==> inputs of exp/indigo <==
## ascon
module ascon
(
    input  logic         clock,            
    input  logic         reset_n,          
    input  logic         i_sys_enable,     
    input  logic         i_start,          
    input  logic         i_data_valid,     
    input  logic [ 63:0] i_data,           
    input  logic [127:0] i_key,            
    input  logic [127:0] i_nonce,          
    output logic [ 63:0] o_cipher,         
    output logic [127:0] o_tag,            
    output logic         o_valid_cipher,   
    output logic         o_done,           
    output logic         o_ready           
);
clock: 3.4 ns
lec_check: 0
cap_margin: 20
cell_pad_in_sites_detail_placement: 0
cell_pad_in_sites_global_placement: 0
core_margin: 2
core_utilization: 72
cts_cluster_diameter: 344
cts_cluster_size: 75
gpl_timing_driven: 1
hold_slack_margin: 0.2
max_routing_layer: met4
place_density_lb_addon: 0.01
setup_slack_margin: 0.99
slew_margin: 20
tns_end_percent: 5
run.sh (not shown) runs the stock make flow with config.mk's settings and CLKGATE_MAP_FILE=.
==> exp/amber: changes against exp/indigo <==
--- a/flow/config.mk
+++ b/flow/config.mk
@@ -9,13 +9,14 @@
 export CELL_PAD_IN_SITES_DETAIL_PLACEMENT = 0
 export CELL_PAD_IN_SITES_GLOBAL_PLACEMENT = 0
+export CORE_ASPECT_RATIO = 0.8
 export CORE_MARGIN = 2
 export CORE_UTILIZATION = 72
 export CTS_CLUSTER_DIAMETER = 344
-export CTS_CLUSTER_SIZE = 75
+export CTS_CLUSTER_SIZE = 20
 export GPL_TIMING_DRIVEN = 1
 export HOLD_SLACK_MARGIN = 0.2
 export MAX_ROUTING_LAYER = met4
 export PLACE_DENSITY_LB_ADDON = 0.01
-export SETUP_SLACK_MARGIN = 0.99
+export SETUP_SLACK_MARGIN = 1.39
 export SLEW_MARGIN = 20
 export TNS_END_PERCENT = 5
==> flow/constraint.sdc (replaced) <==
create_clock -name core_clock -period 4.81 [get_ports {clock}]
set_input_delay 0.9620 -clock core_clock [delete_from_list [all_inputs] [get_ports {clock}]]
set_output_delay 0.9620 -clock core_clock [all_outputs]
set_load 0.01 [all_outputs]
==> exp/willow: changes against exp/indigo <==
==> flow/config.mk (replaced) <==
export PLATFORM = sky130hd
export DESIGN_NAME = ascon
export DESIGN_NICKNAME = ascon
export VERILOG_FILES = /design/flow/design.v
export SDC_FILE = /design/flow/constraint.sdc
export NUM_CORES = 4
export LEC_CHECK = 0
export ABC_AREA = 1
export CAP_MARGIN = 20
export CELL_PAD_IN_SITES_DETAIL_PLACEMENT = 0
export CELL_PAD_IN_SITES_GLOBAL_PLACEMENT = 1
export CORE_MARGIN = 2
export CORE_UTILIZATION = 55
export CTS_CLUSTER_DIAMETER = 344
export CTS_CLUSTER_SIZE = 75
export GPL_TIMING_DRIVEN = 1
export HOLD_SLACK_MARGIN = 0.2
export MAX_ROUTING_LAYER = met5
export PLACE_DENSITY_LB_ADDON = 0.01
export SETUP_SLACK_MARGIN = 1.72
export SLEW_MARGIN = 20
export TNS_END_PERCENT = 5
==> flow/constraint.sdc (replaced) <==
create_clock -name core_clock -period 5.34 [get_ports {clock}]
set_input_delay 1.0680 -clock core_clock [delete_from_list [all_inputs] [get_ports {clock}]]
set_output_delay 1.0680 -clock core_clock [all_outputs]
set_load 0.01 [all_outputs]
==> notes <==
- exp/indigo ended with an error in global routing. exp/amber produced a clean layout. exp/willow aborted during global placement, error FLW-0024.
- Synthesized cell count is the same in exp/indigo and exp/amber.
- Synthesized area is the same in exp/amber and exp/indigo.
- Die size: exp/willow > exp/amber > exp/indigo.
==> figures <==
Status: exp/indigo stopped before the end; exp/amber timing/DRC/antenna clean; exp/willow stopped before the end
Failing step: exp/indigo global routing; exp/amber -; exp/willow global placement
Synthesized-area fraction occupied by adder cells: exp/indigo 5.19%; exp/amber 5.19%; exp/willow 3.33%
Setup WS pre-CTS: exp/indigo -0.177 ns; exp/amber 0.666 ns; exp/willow -
Number of CTS-inserted buffers: exp/indigo 11; exp/amber 30; exp/willow -
Setup bufs post-CTS: exp/indigo 70; exp/amber 11; exp/willow -
DIE WIDTH: exp/indigo 275 um; exp/amber 307 um; exp/willow 310 um
Placed insts: exp/indigo 7599; exp/amber 7185; exp/willow -
Height of the die: exp/indigo 275 um; exp/amber 246 um; exp/willow 310 um
Port-buffer cells: exp/indigo 519; exp/amber 519; exp/willow -
Clock tree sinks: exp/indigo 537; exp/amber 537; exp/willow -
Routability Congestion: exp/indigo 1.24; exp/amber 1.22; exp/willow -
Mux frac, synth: exp/indigo 15.1%; exp/amber 15.1%; exp/willow 0.834%
Average size of a mapped cell: exp/indigo 9.18 sq um; exp/amber 9.18 sq um; exp/willow 5.74 sq um
Cells after synthesis: exp/indigo 5747; exp/amber 5747; exp/willow 8966
XOR-XNOR Cells, Area Fraction: exp/indigo 21.4%; exp/amber 21.4%; exp/willow 3.15%
Resized cells post-CTS: exp/indigo 238; exp/amber 50; exp/willow -
And+or+nand+nor area frac: exp/indigo 13.4%; exp/amber 13.4%; exp/willow 49.9%
HPWL after DPL: exp/indigo 181000 um; exp/amber 175000 um; exp/willow -
Area of the core: exp/indigo 72700 sq um; exp/amber 72300 sq um; exp/willow 93000 sq um
Effective utilization at floorplan: exp/indigo 72.6%; exp/amber 72.9%; exp/willow 55.3%
Area of placed instances: exp/indigo 63900 sq um; exp/amber 60400 sq um; exp/willow -
Cell Area, Synth: exp/indigo 52800 sq um; exp/amber 52800 sq um; exp/willow 51500 sq um
Post-synth top area cell: exp/indigo dfrtp_1; exp/amber dfrtp_1; exp/willow nand2_1


==> inputs of v4 <==
Starting RTL as in the previous note.
clock: 3.45 ns
lec_check: 0
abc_area: 1
cap_margin: 0
core_aspect_ratio: 1.32
core_margin: 2
core_utilization: 72
cts_cluster_diameter: 400
cts_cluster_size: 15
hold_slack_margin: 0.29
place_density: 0.38
slew_margin: 20
tns_end_percent: 10
==> inputs of v32, as changes to v4 <==
==> flow/config.mk (replaced) <==
export PLATFORM = sky130hd
export DESIGN_NAME = ascon
export DESIGN_NICKNAME = ascon
export VERILOG_FILES = /design/flow/design.v
export SDC_FILE = /design/flow/constraint.sdc
export NUM_CORES = 4
export LEC_CHECK = 0
export CAP_MARGIN = 20
export CORE_MARGIN = 2
export CORE_UTILIZATION = 71
export MAX_ROUTING_LAYER = met4
export SLEW_MARGIN = 20
==> flow/constraint.sdc (replaced) <==
create_clock -name core_clock -period 3.8 [get_ports {clock}]
set_input_delay 0.7600 -clock core_clock [delete_from_list [all_inputs] [get_ports {clock}]]
set_output_delay 0.7600 -clock core_clock [all_outputs]
set_load 0.01 [all_outputs]
==> qor summary <==
item	v32	v4
Synth Net Count	6209	9428
Yosys cell count	5747	8966
Core region area	73200 sq um	70800 sq um
Cell area after synthesis	52800 sq um	51500 sq um
Xor and xnor fraction of the mapped netlist area	21.4%	3.15%
Area leader, netlist	sky130_fd_sc_hd__dfrtp_1	sky130_fd_sc_hd__nand2_1
Number of buffers inserted by hold repair at cts	0	1
Seq/Total Area, Yosys	25.5%	26.1%
Run status	failed layout checks	aborted with a tool error
Failing step	-	global routing (5_1_grt)
Violated checks	negative setup slack	-
Die Height	277 um	311 um
Post-detail-place hpwl	173000 um	227000 um
Simple Share, Synth	13.4%	49.9%
Most common cell in the netlist	sky130_fd_sc_hd__mux2i_1	sky130_fd_sc_hd__nand2_1
CTS Buf Count	61	41
Width of the die	277 um	237 um
Per-instance average area after synthesis	9.18 sq um	5.74 sq um
Distinct lib cells	72	50
Number of placed cells counting well taps	7320	10600


==> delta: inputs <==
Starting RTL as in the previous note.
export LEC_CHECK = 0
export ABC_AREA = 1
export CAP_MARGIN = 20
export CORE_MARGIN = 2
export CORE_UTILIZATION = 72
export CTS_CLUSTER_DIAMETER = 372
export CTS_CLUSTER_SIZE = 98
export SETUP_SLACK_MARGIN = 2.15
export SLEW_MARGIN = 20
export TNS_END_PERCENT = 10
create_clock -name core_clock -period 7.21 [get_ports {clock}]
==> pepper: changes against delta <==
==> flow/config.mk (replaced) <==
export PLATFORM = sky130hd
export DESIGN_NAME = ascon
export DESIGN_NICKNAME = ascon
export VERILOG_FILES = /design/flow/design.v
export SDC_FILE = /design/flow/constraint.sdc
export NUM_CORES = 4
export LEC_CHECK = 0
export CAP_MARGIN = 20
export CORE_MARGIN = 2
export CORE_UTILIZATION = 71
export HOLD_SLACK_MARGIN = -0.09
export MAX_ROUTING_LAYER = met4
export SETUP_SLACK_MARGIN = 0.97
export SLEW_MARGIN = 20
==> flow/constraint.sdc (replaced) <==
create_clock -name core_clock -period 3.26 [get_ports {clock}]
set_input_delay 0.6520 -clock core_clock [delete_from_list [all_inputs] [get_ports {clock}]]
set_output_delay 0.6520 -clock core_clock [all_outputs]
set_load 0.01 [all_outputs]
==> results <==
metric                                                                 pepper                      delta
Outcome                                             aborted with a tool error  aborted with a tool error
Stage where the flow stopped                                          5_1_grt                    5_1_grt
Core area                                                         73210 sq um                71120 sq um
Setup Slack @ Placement                                            -0.3983 ns                   2.646 ns
Distinct lib cells used                                                    72                         50
Clock buffers created by TritonCTS                                         60                          9
Number of core rows                                                        99                         98
Dpl cell area                                                     66080 sq um                56990 sq um
Sequential share of the synthesized area                               0.2547                     0.2611
Post-synthesis simple-gate area fraction                               0.1340                     0.4995
Total cell area reported by yosys after synthesis                 52770 sq um                51480 sq um
Share of the core filled by cells before placement                     0.7208                     0.7238
Die width                                                            276.6 um                   271.4 um
Biggest area consumer among synthesized cells                         dfrtp_1                    nand2_1


==> trial 16: inputs <==
Starting RTL as in the previous note.
Settings: LEC_CHECK=0, CAP_MARGIN=15, CELL_PAD_IN_SITES_DETAIL_PLACEMENT=0, CORE_ASPECT_RATIO=1.96, CORE_MARGIN=4, CORE_UTILIZATION=40, GPL_ROUTABILITY_DRIVEN=0, MIN_ROUTING_LAYER=met1, SLEW_MARGIN=15, TNS_END_PERCENT=55; clock period 10.4 ns.
==> build 26: changes against trial 16 <==
==> flow/config.mk (replaced) <==
export PLATFORM = sky130hd
export DESIGN_NAME = ascon
export DESIGN_NICKNAME = ascon
export VERILOG_FILES = /design/flow/design.v
export SDC_FILE = /design/flow/constraint.sdc
export NUM_CORES = 4
export LEC_CHECK = 0
export CAP_MARGIN = 20
export CORE_MARGIN = 2
export CORE_UTILIZATION = 71
export PLACE_DENSITY = 0.64
export SLEW_MARGIN = 20
==> flow/constraint.sdc (replaced) <==
create_clock -name core_clock -period 3.97 [get_ports {clock}]
set_input_delay 0.7940 -clock core_clock [delete_from_list [all_inputs] [get_ports {clock}]]
set_output_delay 0.7940 -clock core_clock [all_outputs]
set_load 0.01 [all_outputs]
==> build 94: changes against trial 16 <==
==> flow/config.mk (replaced) <==
export PLATFORM = sky130hd
export DESIGN_NAME = ascon
export DESIGN_NICKNAME = ascon
export VERILOG_FILES = /design/flow/design.v
export SDC_FILE = /design/flow/constraint.sdc
export NUM_CORES = 4
export LEC_CHECK = 0
export CAP_MARGIN = 25
export CORE_MARGIN = 2
export CORE_UTILIZATION = 72
export CTS_CLUSTER_DIAMETER = 359
export CTS_CLUSTER_SIZE = 13
export PLACE_DENSITY_LB_ADDON = 0.27
export SETUP_SLACK_MARGIN = 0.59
export SLEW_MARGIN = 20
==> flow/constraint.sdc (replaced) <==
create_clock -name core_clock -period 4.08 [get_ports {clock}]
set_input_delay 0.8160 -clock core_clock [delete_from_list [all_inputs] [get_ports {clock}]]
set_output_delay 0.8160 -clock core_clock [all_outputs]
set_load 0.01 [all_outputs]
==> build 79: changes against trial 16 <==
==> flow/config.mk (replaced) <==
export PLATFORM = sky130hd
export DESIGN_NAME = ascon
export DESIGN_NICKNAME = ascon
export VERILOG_FILES = /design/flow/design.v
export SDC_FILE = /design/flow/constraint.sdc
export NUM_CORES = 4
export LEC_CHECK = 0
export CAP_MARGIN = 20
export CORE_MARGIN = 2
export CORE_UTILIZATION = 40
export SLEW_MARGIN = 20
==> flow/constraint.sdc (replaced) <==
create_clock -name core_clock -period 5.45 [get_ports {clock}]
set_input_delay 1.0900 -clock core_clock [delete_from_list [all_inputs] [get_ports {clock}]]
set_output_delay 1.0900 -clock core_clock [all_outputs]
set_load 0.01 [all_outputs]
==> qor summary <==
| metric | build 79 | trial 16 | build 94 | build 26 |
|---|---|---|---|---|
| Run status | finished clean | finished clean | finished clean | complete, but fails checks |
| Layout check failures | - | - | - | setup timing |
| Nets | 6767 | 6536 | 6878 | 6838 |
| Area Overhead vs Synth | 21.1% | 16.7% | 22.6% | 19.9% |
| Instance count after placement with tap cells included | 7983 | 7703 | 7267 | 7269 |
| Inserted Clock Buffers | 75 | 58 | 47 | 61 |
| Max stage delay cell, worst path | dfstp_4 | xnor2_1 | dfstp_4 | dfstp_4 |
| DR iter-0 viols | 7279 | 5266 | 11500 | 9405 |
| Num rows | 133 | 186 | 99 | 99 |
| First-pass DRT Iterations | 6 | 6 | 13 | 10 |
| Total met2 wirelength after detailed routing | 108000 um | 111000 um | 92600 um | 87600 um |
| Post-CTS clock slew at the launch and capture registers of the worst setup and hold paths | 60 ps | 80 ps | 70 ps | 70 ps |
| All-Layer GR Usage | 37.5% | 36.4% | 60.2% | 58.8% |
| CP peak stage delay | 970 ps | 960 ps | 640 ps | 840 ps |
| Logic cell area | 37300 sq um | 37400 sq um | 38800 sq um | 37300 sq um |
| Clock latency of the later-clocked register in the worst-skew pair | 710 ps | 740 ps | 660 ps | 690 ps |
| Number of global-route vias before repair | 44800 | 45400 | 49100 | 48900 |
